==> inputs of exp/ember <==
## IDP_encoder_42
module IDP_encoder_42(   
    input wire[29 - 1 : 0] datain,     
    input wire clock,
    output reg[41:0] codeout     
    );
    reg [3:0] code_reg;
    wire [41 - 4 : 0] code_wire;     
    reg [27 - 1 : 0] r_msb;    
    always @(datain) begin       
        if(datain < 102334155) begin   
            code_reg[3:0] = 4'b0000;
            r_msb = datain; 
        end
        else if( (datain >= 102334155) && (datain < 165580141) ) begin
            code_reg[3:0] = 4'b0001;
            r_msb = datain - 63245986; 
        end
        else if( (datain >= 165580141) && (datain < 267914296) ) begin
            code_reg[3:0] = 4'b1000;
            r_msb = datain - 165580141; 
        end
        else if( (datain >= 267914296) && (datain < (165580141 * 2)) ) begin
            code_reg[3:0] = 4'b1001;
            r_msb = datain - 63245986 - 165580141; 
        end
        else if( (datain >= (165580141 * 2)) && (datain < 433494437) ) begin
            code_reg[3:0] = 4'b0011;
            r_msb = datain - 63245986 - 267914296; 
        end
        else if( (datain >= 433494437) && (datain < (267914296 * 2)) ) begin
            code_reg[3:0] = 4'b1100;
            r_msb = datain - 267914296 - 165580141; 
        end
        else if( (datain >= (267914296 * 2)) && (datain < (267914296 * 2 + 63245986)) ) begin
            code_reg[3:0] = 4'b0110;
  ...
make LEC_CHECK=0 CAP_MARGIN=20 CORE_MARGIN=2 CORE_UTILIZATION=68 CTS_CLUSTER_DIAMETER=291 CTS_CLUSTER_SIZE=21 MAX_ROUTING_LAYER=met4 SLEW_MARGIN=20 finish   # period 58.9 ns
run.sh (not shown) runs the stock make flow with config.mk's settings and CLKGATE_MAP_FILE=.
==> inputs of exp/nickel, as changes to exp/ember <==
- CORE_UTILIZATION: 68 -> 40
- CTS_CLUSTER_DIAMETER: 291 -> 60
- CTS_CLUSTER_SIZE: 21 -> 10
- MAX_ROUTING_LAYER: met4 -> default
==> flow/constraint.sdc (replaced) <==
create_clock -name core_clock -period 68.5 [get_ports {clock}]
set_input_delay 13.7000 -clock core_clock [delete_from_list [all_inputs] [get_ports {clock}]]
set_output_delay 13.7000 -clock core_clock [all_outputs]
set_load 0.01 [all_outputs]
==> inputs of exp/yarrow, as changes to exp/ember <==
- ABC_AREA: default -> 1
- CAP_MARGIN: 20 -> 5
- CORE_UTILIZATION: 68 -> 72
- CTS_CLUSTER_DIAMETER: 291 -> 229
- CTS_CLUSTER_SIZE: 21 -> 54
- HOLD_SLACK_MARGIN: default -> 0.27
- MAX_ROUTING_LAYER: met4 -> default
- PLACE_DENSITY: default -> 0.64
==> flow/constraint.sdc (replaced) <==
create_clock -name core_clock -period 37.7 [get_ports {clock}]
set_input_delay 7.5400 -clock core_clock [delete_from_list [all_inputs] [get_ports {clock}]]
set_output_delay 7.5400 -clock core_clock [all_outputs]
set_load 0.01 [all_outputs]
==> run notes <==
Observations from the implementation run.

Place:
- The run gives the final weighted congestion of routability-driven global placement as 1.20.

Synthesis:
- The average instance in the mapped netlist occupies 7.17 um2.
- The run gives the simple logic cell fraction of the synthesized area as 30.1%.
- The run gives the most common cell in the netlist as nor2_1.
- The run gives the register share after synthesis as under 10%.
- For this design, Yosys synthesis ends with a cell count of a little over 6000.
- The biggest area contributor in the post-synthesis netlist is xnor2_1.
- For reference, the top cells by area after synthesis are xnor2_1, nor2_1, nand2_1, a21oi_1, xor2_1.
- Of the total synthesized cell area, the portion taken by AND-OR and OR-AND cells is about 40%.
- The run gives the share of cell area taken by muxes after synthesis as around 4%.
- The run gives the post-synthesis instance total as about 6100.

Status:
- The run stopped with a tool error.
- It got as far as 3_5_place_dp and failed there.
- The first error in the log reads "[ERROR DPL-0033] detailed placement checks failed during check placement".

Die:
- The vertical die dimension reported for this design is 257 um.
- The floorplan has approximately 92 rows.
- The run gives the die width as ~260 um.
Source of the figures above: exp/ember

==> run notes <==
Notes from the flow run.

Synthesis:
- The run puts the post-synthesis share of cell area spent on and-or and or-and gates at between 40% and 50%.
- In the Yosys report, the sequential cells make up around 1.9% of the chip area.
- The run puts the post-synthesis instance total at 6063.
- Ranked by total cell area, the synthesized netlist is headed by xnor2_1, nor2_1, nand2_1, a21oi_1, xor2_1.
- Sorting the Yosys area breakdown by cell type puts at the top xnor2_1.
- The most frequently used library cell after synthesis is nor2_1.
- The run gives the average instance area after synthesis as 7.17 um2.

Die:
- The floorplan has 120 rows.

Status:
- The run finished with no timing, DRC or antenna violations.

Place:
- The run gives the final weighted congestion of routability-driven global placement as 1.02.
Source of the figures above: exp/nickel

==> run notes <==
Observations from the implementation run.

Die:
- In this run the standard cell core region covers 52400 um2.
- The run puts the number of cell rows at 84.
- The run puts the vertical extent of the die at around 230 um.
- The run gives the die width as between 200 and 250 um.

Status:
- The run gives the terminating stage of the flow as 3_5_place_dp.
- The tool reported: "[ERROR DPL-0038] Utilization greater than 100%, impossible to legalize".
- The flow did not finish.

Synthesis:
- The run puts the post-synthesis instance total at 6794.
- By area the synthesized netlist is led by nand2_1, nand2_2, nand3_1, nand2_4, nor2_1.
- Sequential cells were found to cover ~2.2% of the synthesized design area.
- Of the total synthesized cell area, the portion taken by AND, OR, NAND and NOR gates is a little under 70%.
- The run puts the yosys stat cell total at between 6000 and 7000.
- The cell type that accounts for the most area after synthesis is nand2_1.
- Summing the areas of all compound-gate instances in the mapped netlist gives between 7 and 8% of the synthesized area.
- The run gives the average instance area after synthesis as roughly 5.6 um2.
- The run puts the share of cell area taken by muxes after synthesis at 0%.

Place:
- The run puts the final weighted congestion of routability-driven global placement at 1.15.
Source of the figures above: exp/yarrow


==> trial 64: inputs <==
==> flow/design.v <==
`timescale 1ns / 1ps
module IDP_encoder_42(   
    input wire[29 - 1 : 0] datain,     
    input wire clock,
    output reg[41:0] codeout     
    );
    reg [3:0] code_reg;
    wire [41 - 4 : 0] code_wire;     
    reg [27 - 1 : 0] r_msb;    
    always @(datain) begin       
        if(datain < 102334155) begin   
            code_reg[3:0] = 4'b0000;
            r_msb = datain; 
        end
        else if( (datain >= 102334155) && (datain < 165580141) ) begin
            code_reg[3:0] = 4'b0001;
            r_msb = datain - 63245986; 
        end
        else if( (datain >= 165580141) && (datain < 267914296) ) begin
            code_reg[3:0] = 4'b1000;
            r_msb = datain - 165580141; 
        end
        else if( (datain >= 267914296) && (datain < (165580141 * 2)) ) begin
            code_reg[3:0] = 4'b1001;
            r_msb = datain - 63245986 - 165580141; 
        end
        else if( (datain >= (165580141 * 2)) && (datain < 433494437) ) begin
            code_reg[3:0] = 4'b0011;
            r_msb = datain - 63245986 - 267914296; 
        end
        else if( (datain >= 433494437) && (datain < (267914296 * 2)) ) begin
            code_reg[3:0] = 4'b1100;
            r_msb = datain - 267914296 - 165580141; 
        end
        else if( (datain >= (267914296 * 2)) && (datain < (267914296 * 2 + 63245986)) ) begin
            code_reg[3:0] = 4'b0110;
            r_msb = datain - (267914296 * 2); 
        end
        else if( (datain >= (267914296 * 2 + 63245986)) && (datain < 701408733) ) begin
            code_reg[3:0] = 4'b0111;
            r_msb = datain - (267914296 * 2) - 63245986; 
        end
        else if( (datain >= 701408733) && (datain < (701408733 + 63245986)) ) begin
            code_reg[3:0] = 4'b1110;
            r_msb = datain - (267914296 * 2) - 165580141; 
        end
        else begin
            code_reg[3:0] = 4'b1111;
            r_msb = datain - (267914296 * 2) - 165580141 - 63245986; 
        end
    end
    wire [26 - 1 : 0] r37;
    wire [26 - 1 : 0] r36;
    wire [25 - 1 : 0] r35;
    wire [24 - 1 : 0] r34;
    wire [24 - 1 : 0] r33;
    wire [23 - 1 : 0] r32;
    wire [22 - 1 : 0] r31;
    wire [22 - 1 : 0] r30;
    wire [21 - 1 : 0] r29;
    wire [20 - 1 : 0] r28;
    wire [19 - 1 : 0] r27;
    wire [19 - 1 : 0] r26;
    wire [18 - 1 : 0] r25;
    wire [17 - 1 : 0] r24;
    wire [17 - 1 : 0] r23;
    wire [16 - 1 : 0] r22;
    wire [15 - 1 : 0] r21;
    wire [15 - 1 : 0] r20;
    wire [14 - 1 : 0] r19;
    wire [13 - 1 : 0] r18;
    wire [13 - 1 : 0] r17;
    wire [12 - 1 : 0] r16;
    wire [11 - 1 : 0] r15;
    wire [10 - 1 : 0] r14;
    wire [10 - 1 : 0] r13;
    wire [9 - 1 : 0] r12;
    wire [8 - 1 : 0] r11;
    wire [8 - 1 : 0] r10;
    wire [7 - 1 : 0] r09;
    wire [6 - 1 : 0] r08;
    wire [6 - 1 : 0] r07;
    wire [5 - 1 : 0] r06;
    wire [4 - 1 : 0] r05;
    wire [3 - 1 : 0] r04;
    wire [3 - 1 : 0] r03;
    wire [2 - 1 : 0] r02;
    wire [1 - 1 : 0] r01;
    assign r37 = (code_wire[37] == 0) ? (r_msb) : (r_msb - 39088169);
    assign r36 = (code_wire[36] == 0) ? (r37) : (r37 - 24157817);
    assign r35 = (code_wire[35] == 0) ? (r36) : (r36 - 14930352);
    assign r34 = (code_wire[34] == 0) ? (r35) : (r35 - 9227465);
    assign r33 = (code_wire[33] == 0) ? (r34) : (r34 - 5702887);
    assign r32 = (code_wire[32] == 0) ? (r33) : (r33 - 3524578);
    assign r31 = (code_wire[31] == 0) ? (r32) : (r32 - 2178309);
    assign r30 = (code_wire[30] == 0) ? (r31) : (r31 - 1346269);
    assign r29 = (code_wire[29] == 0) ? (r30) : (r30 - 832040);
    assign r28 = (code_wire[28] == 0) ? (r29) : (r29 - 514229);
    assign r27 = (code_wire[27] == 0) ? (r28) : (r28 - 317811);
    assign r26 = (code_wire[26] == 0) ? (r27) : (r27 - 196418);
    assign r25 = (code_wire[25] == 0) ? (r26) : (r26 - 121393);
    assign r24 = (code_wire[24] == 0) ? (r25) : (r25 - 75025);
    assign r23 = (code_wire[23] == 0) ? (r24) : (r24 - 46368);
    assign r22 = (code_wire[22] == 0) ? (r23) : (r23 - 28657);
    assign r21 = (code_wire[21] == 0) ? (r22) : (r22 - 17711);
    assign r20 = (code_wire[20] == 0) ? (r21) : (r21 - 10946);
    assign r19 = (code_wire[19] == 0) ? (r20) : (r20 - 6765);
    assign r18 = (code_wire[18] == 0) ? (r19) : (r19 - 4181);
    assign r17 = (code_wire[17] == 0) ? (r18) : (r18 - 2584);
    assign r16 = (code_wire[16] == 0) ? (r17) : (r17 - 1597);
    assign r15 = (code_wire[15] == 0) ? (r16) : (r16 - 987);
    assign r14 = (code_wire[14] == 0) ? (r15) : (r15 - 610);
    assign r13 = (code_wire[13] == 0) ? (r14) : (r14 - 377);
    assign r12 = (code_wire[12] == 0) ? (r13) : (r13 - 233);
    assign r11 = (code_wire[11] == 0) ? (r12) : (r12 - 144);
    assign r10 = (code_wire[10] == 0) ? (r11) : (r11 - 89);
    assign r09 = (code_wire[09] == 0) ? (r10) : (r10 - 55);
    assign r08 = (code_wire[08] == 0) ? (r09) : (r09 - 34);
    assign r07 = (code_wire[07] == 0) ? (r08) : (r08 - 21);
    assign r06 = (code_wire[06] == 0) ? (r07) : (r07 - 13);
    assign r05 = (code_wire[05] == 0) ? (r06) : (r06 - 8);
    assign r04 = (code_wire[04] == 0) ? (r05) : (r05 - 5);
    assign r03 = (code_wire[03] == 0) ? (r04) : (r04 - 3);
    assign r02 = (code_wire[02] == 0) ? (r03) : (r03 - 2);
    assign r01 = (code_wire[01] == 0) ? (r02) : (r02 - 1);
    assign code_wire[37] = (r_msb < 39088169) ? (0) : ( (r_msb >= 63245986) ? (1) : (code_reg[0]) );
    assign code_wire[36] = (r37 < 24157817) ? (0) : ( (r37 >= 39088169) ? (1) : (code_wire[37]) );
    assign code_wire[35] = (r36 < 14930352) ? (0) : ( (r36 >= 24157817) ? (1) : (code_wire[36]) );
    assign code_wire[34] = (r35 < 9227465) ? (0) : ( (r35 >= 14930352) ? (1) : (code_wire[35]) );
    assign code_wire[33] = (r34 < 5702887) ? (0) : ( (r34 >= 9227465) ? (1) : (code_wire[34]) );
    assign code_wire[32] = (r33 < 3524578) ? (0) : ( (r33 >= 5702887) ? (1) : (code_wire[33]) );
    assign code_wire[31] = (r32 < 2178309) ? (0) : ( (r32 >= 3524578) ? (1) : (code_wire[32]) );
    assign code_wire[30] = (r31 < 1346269) ? (0) : ( (r31 >= 2178309) ? (1) : (code_wire[31]) );
    assign code_wire[29] = (r30 < 832040) ? (0) : ( (r30 >= 1346269) ? (1) : (code_wire[30]) );
    assign code_wire[28] = (r29 < 514229) ? (0) : ( (r29 >= 832040) ? (1) : (code_wire[29]) );
    assign code_wire[27] = (r28 < 317811) ? (0) : ( (r28 >= 514229) ? (1) : (code_wire[28]) );
    assign code_wire[26] = (r27 < 196418) ? (0) : ( (r27 >= 317811) ? (1) : (code_wire[27]) );
    assign code_wire[25] = (r26 < 121393) ? (0) : ( (r26 >= 196418) ? (1) : (code_wire[26]) );
    assign code_wire[24] = (r25 < 75025) ? (0) : ( (r25 >= 121393) ? (1) : (code_wire[25]) );
    assign code_wire[23] = (r24 < 46368) ? (0) : ( (r24 >= 75025) ? (1) : (code_wire[24]) );
    assign code_wire[22] = (r23 < 28657) ? (0) : ( (r23 >= 46368) ? (1) : (code_wire[23]) );
    assign code_wire[21] = (r22 < 17711) ? (0) : ( (r22 >= 28657) ? (1) : (code_wire[22]) );
    assign code_wire[20] = (r21 < 10946) ? (0) : ( (r21 >= 17711) ? (1) : (code_wire[21]) );
    assign code_wire[19] = (r20 < 6765) ? (0) : ( (r20 >= 10946) ? (1) : (code_wire[20]) );
    assign code_wire[18] = (r19 < 4181) ? (0) : ( (r19 >= 6765) ? (1) : (code_wire[19]) );
    assign code_wire[17] = (r18 < 2584) ? (0) : ( (r18 >= 4181) ? (1) : (code_wire[18]) );
    assign code_wire[16] = (r17 < 1597) ? (0) : ( (r17 >= 2584) ? (1) : (code_wire[17]) );
    assign code_wire[15] = (r16 < 987) ? (0) : ( (r16 >= 1597) ? (1) : (code_wire[16]) );
    assign code_wire[14] = (r15 < 610) ? (0) : ( (r15 >= 987) ? (1) : (code_wire[15]) );
    assign code_wire[13] = (r14 < 377) ? (0) : ( (r14 >= 610) ? (1) : (code_wire[14]) );
    assign code_wire[12] = (r13 < 233) ? (0) : ( (r13 >= 377) ? (1) : (code_wire[13]) );
    assign code_wire[11] = (r12 < 144) ? (0) : ( (r12 >= 233) ? (1) : (code_wire[12]) );
    assign code_wire[10] = (r11 < 89) ? (0) : ( (r11 >= 144) ? (1) : (code_wire[11]) );
    assign code_wire[9] = (r10 < 55) ? (0) : ( (r10 >= 89) ? (1) : (code_wire[10]) );
    assign code_wire[8] = (r09 < 34) ? (0) : ( (r09 >= 55) ? (1) : (code_wire[9]) );
    assign code_wire[7] = (r08 < 21) ? (0) : ( (r08 >= 34) ? (1) : (code_wire[8]) );
    assign code_wire[6] = (r07 < 13) ? (0) : ( (r07 >= 21) ? (1) : (code_wire[7]) );
    assign code_wire[5] = (r06 < 8) ? (0) : ( (r06 >= 13) ? (1) : (code_wire[6]) );
    assign code_wire[4] = (r05 < 5) ? (0) : ( (r05 >= 8) ? (1) : (code_wire[5]) );
    assign code_wire[3] = (r04 < 3) ? (0) : ( (r04 >= 5) ? (1) : (code_wire[4]) );
    assign code_wire[2] = (r03 < 2) ? (0) : ( (r03 >= 3) ? (1) : (code_wire[3]) );
    assign code_wire[1] = (r02 < 1) ? (0) : ( (r02 >= 2) ? (1) : (code_wire[2]) );
    assign code_wire[0] = r01;
    always @(posedge clock) begin
        codeout[41 - 4 : 0] <= code_wire;
        codeout[41 : 41 - 3] <= code_reg;
    end
endmodule
==> flow/run.sh <==
#!/bin/bash
# the make line also repeats each setting of config.mk as NAME=value (left out here)
make -C /OpenROAD-flow-scripts/flow DESIGN_CONFIG=/design/flow/config.mk WORK_HOME=/design/flow/orfs CLKGATE_MAP_FILE= finish
==> flow/config.mk <==
export PLATFORM = sky130hd
export DESIGN_NAME = IDP_encoder_42
export DESIGN_NICKNAME = IDP_encoder_42
export VERILOG_FILES = /design/flow/design.v
export SDC_FILE = /design/flow/constraint.sdc
export NUM_CORES = 4
export LEC_CHECK = 0
export ABC_AREA = 0
export CAP_MARGIN = 20
export CORE_MARGIN = 2
export CORE_UTILIZATION = 72
export CTS_CLUSTER_DIAMETER = 389
export CTS_CLUSTER_SIZE = 100
export PLACE_DENSITY = 0.87
export SLEW_MARGIN = 20
export TNS_END_PERCENT = 10
==> flow/constraint.sdc <==
create_clock -name core_clock -period 40.3 [get_ports {clock}]
set_input_delay 8.0600 -clock core_clock [delete_from_list [all_inputs] [get_ports {clock}]]
set_output_delay 8.0600 -clock core_clock [all_outputs]
set_load 0.01 [all_outputs]
==> trial 1 (differences from trial 64) <==
ABC_AREA = not set   (was 0)
CAP_MARGIN = 25   (was 20)
CELL_PAD_IN_SITES_GLOBAL_PLACEMENT = 2   (was not set)
CORE_ASPECT_RATIO = 0.77   (was not set)
CORE_MARGIN = 6   (was 2)
CORE_UTILIZATION = 31   (was 72)
CTS_CLUSTER_DIAMETER = 54   (was 389)
CTS_CLUSTER_SIZE = 36   (was 100)
GPL_ROUTABILITY_DRIVEN = 0   (was not set)
GPL_TIMING_DRIVEN = 0   (was not set)
MIN_ROUTING_LAYER = met1   (was not set)
PLACE_DENSITY = not set   (was 0.87)
PLACE_DENSITY_LB_ADDON = 0.21   (was not set)
TNS_END_PERCENT = 35   (was 10)
==> flow/constraint.sdc (replaced) <==
create_clock -name core_clock -period 94.5 [get_ports {clock}]
set_input_delay 18.9000 -clock core_clock [delete_from_list [all_inputs] [get_ports {clock}]]
set_output_delay 18.9000 -clock core_clock [all_outputs]
set_load 0.01 [all_outputs]
==> run notes <==
impl run done, here's what came out: chip area=~150,000 um2, most common cell in the synthesized netlist=nor2_1, # rows=between 100 and 150, Die H=341 um, core footprint=139,000 um2, IO buf count=slightly above 60, outcome=complete, no violations, vias after detailed routing=roughly 50,000, Initial Utilization=31.3%, M1 GR Usage=39.7%, Die X-Extent=roughly 440 um
The numbers above come from trial 1.

==> run notes <==
yosys + openroad results -> # IOs=72, error msg=[ERROR DPL-0038] Utilization greater than 100%, impossible to legalize, most common cell in the synthesized netlist=nor2_1, core footprint=60,000 um2, IO buf count=71, Die H=about 250 um, outcome=aborted with a tool error, Die X-Extent=between 200 and 250 um, # rows=~90, syn_area_per_cell=around 7.2 um2, yosys xor share=13.8%, Initial Utilization=72.4%, Last stage=3_5_place_dp, chip area=between 60,000 and 70,000 um2
The numbers above come from trial 64.

